==> trial 10: inputs <==
// DMAC
module DMAC #(
    parameter AXI_ID_WD   = 2,
    parameter AXI_DATA_WD = 32,
    parameter AXI_ADDR_WD = 32,
    parameter AXI_STRB_WD = 4
)(
    input                      AXI_ACLK,
    input                      AXI_ARESETN,    
    input                      cmd_valid,
    input  [AXI_ADDR_WD-1 : 0] cmd_addr,
    input  [AXI_ID_WD-1   : 0] cmd_id,
    input  [1 : 0]             cmd_burst,
    input  [2 : 0]             cmd_size,
    input  [AXI_ADDR_WD-1 : 0] cmd_len,
    output                     cmd_ready,
    output                     cmd_abort,
    output [AXI_ADDR_WD-1 : 0] AXI_AWADDR,
    output [AXI_ID_WD-1   : 0] AXI_AWID,
    output [1 : 0]             AXI_AWBURST,
    output [2 : 0]             AXI_AWSIZE,
    output [7 : 0]             AXI_AWLEN,
    output                     AXI_AWVALID,
    input                      AXI_AWREADY,
    output [AXI_DATA_WD-1 : 0] AXI_WDATA,
    output [AXI_STRB_WD-1 : 0] AXI_WSTRB,
    output                     AXI_WLAST,
    output                     AXI_WVALID,
    input                      AXI_WREADY,
    input  [AXI_ID_WD-1   : 0] AXI_BID,
    input  [1 : 0]             AXI_BRESP,
    input                      AXI_BVALID,
    output                     AXI_BREADY,
    output [AXI_ADDR_WD-1 : 0] AXI_ARADDR,
    output [AXI_ID_WD-1   : 0] AXI_ARID,
    output [1 : 0]             AXI_ARBURST,
    output [2 : 0]             AXI_ARSIZE,
    output [7 : 0]             AXI_ARLEN,
    output                     AXI_ARVALID,
    input                      AXI_ARREADY,
    input  [AXI_DATA_WD-1 : 0] AXI_RDATA,
    input                      AXI_RLAST,
    input  [AXI_ID_WD-1   : 0] AXI_RID,
    input  [1 : 0]             AXI_RRESP,
    input                      AXI_RVALID,
    output                     AXI_RREADY
);
clock: 5.6 ns
lec_check: 0
cap_margin: 40
core_margin: 2
core_utilization: 72
cts_cluster_size: 26
place_density_lb_addon: 0.0
setup_slack_margin: 1.37
slew_margin: 5
tns_end_percent: 40
run.sh (not shown) runs the stock make flow with config.mk's settings and CLKGATE_MAP_FILE=.
==> build 45 (differences from trial 10) <==
CAP_MARGIN = 20   (was 40)
CORE_UTILIZATION = 70   (was 72)
CTS_CLUSTER_SIZE = 37   (was 26)
HOLD_SLACK_MARGIN = 0.29   (was default)
PLACE_DENSITY_LB_ADDON = default   (was 0.0)
SETUP_SLACK_MARGIN = 0.93   (was 1.37)
SLEW_MARGIN = 20   (was 5)
TNS_END_PERCENT = default   (was 40)
==> flow/constraint.sdc (replaced) <==
create_clock -name core_clock -period 3.35 [get_ports {AXI_ACLK}]
set_input_delay 0.6700 -clock core_clock [delete_from_list [all_inputs] [get_ports {AXI_ACLK}]]
set_output_delay 0.6700 -clock core_clock [all_outputs]
set_load 0.01 [all_outputs]
==> trial 41 (differences from trial 10) <==
CAP_MARGIN = 20   (was 40)
CORE_UTILIZATION = 67   (was 72)
CTS_CLUSTER_DIAMETER = 357   (was default)
CTS_CLUSTER_SIZE = 15   (was 26)
PLACE_DENSITY_LB_ADDON = default   (was 0.0)
SETUP_SLACK_MARGIN = -0.3   (was 1.37)
SLEW_MARGIN = 20   (was 5)
TNS_END_PERCENT = 5   (was 40)
==> flow/constraint.sdc (replaced) <==
create_clock -name core_clock -period 2.94 [get_ports {AXI_ACLK}]
set_input_delay 0.5880 -clock core_clock [delete_from_list [all_inputs] [get_ports {AXI_ACLK}]]
set_output_delay 0.5880 -clock core_clock [all_outputs]
set_load 0.01 [all_outputs]
==> qor summary <==
quantity	trial 41	build 45	trial 10
Run status	failed layout checks	aborted with a tool error	finished clean
Last stage reached	-	5_1_grt	-
Layout check failures	setup timing	-	-
Final instance count without filler cells	2607	-	2421
Clock network contribution to total cell area	0.0337	-	0.0592
Setup clock skew after layout	0.0146 ns	-	0.00987 ns
Sequential cell fraction of total power	0.432	-	0.415
Non-clock buffer count	424	-	232
Pint	9.89 mW	-	5.55 mW
Tap Count	341	-	330
Power consumption	14.6 mW	-	8.10 mW
Buffer-and-inverter tally for the worst setup path	1	-	1
Clk power	3.45 mW	-	2.59 mW
Worst Setup SP	axi_master_write.wr_max_burst[8]$_DFFE_PP_	-	AXI_WREADY
Count of inverters other than clock inverters in the layout	61	-	61
Clock tree from TritonCTS	yes	-	yes
Post-Place Cells	2550	2414	2352
Power drawn by the combinational cells	4.87 mW	-	2.15 mW
Routed wl met3	4.30 mm	-	4.65 mm
Die ar.	28400 µm²	27200 µm²	26500 µm²
Final hold slack	0.378 ns	-	0.431 ns
DRT iter0 DRCs	1836	-	1711
Largest fanout on the critical path	6	-	5
Sum Neg Setup Slack	-8.82 ns	-	0 ns
H-tree depth	1	2	2
Critical hold path startpoint	AXI_ARESETN	-	axi_master_write.awsize[1]$_SDFFE_PN0N_
Proportion of final cell area spent on non-clock buffers	0.162	-	0.105
No activity file was given, so power comes from the tool's default toggle rates.
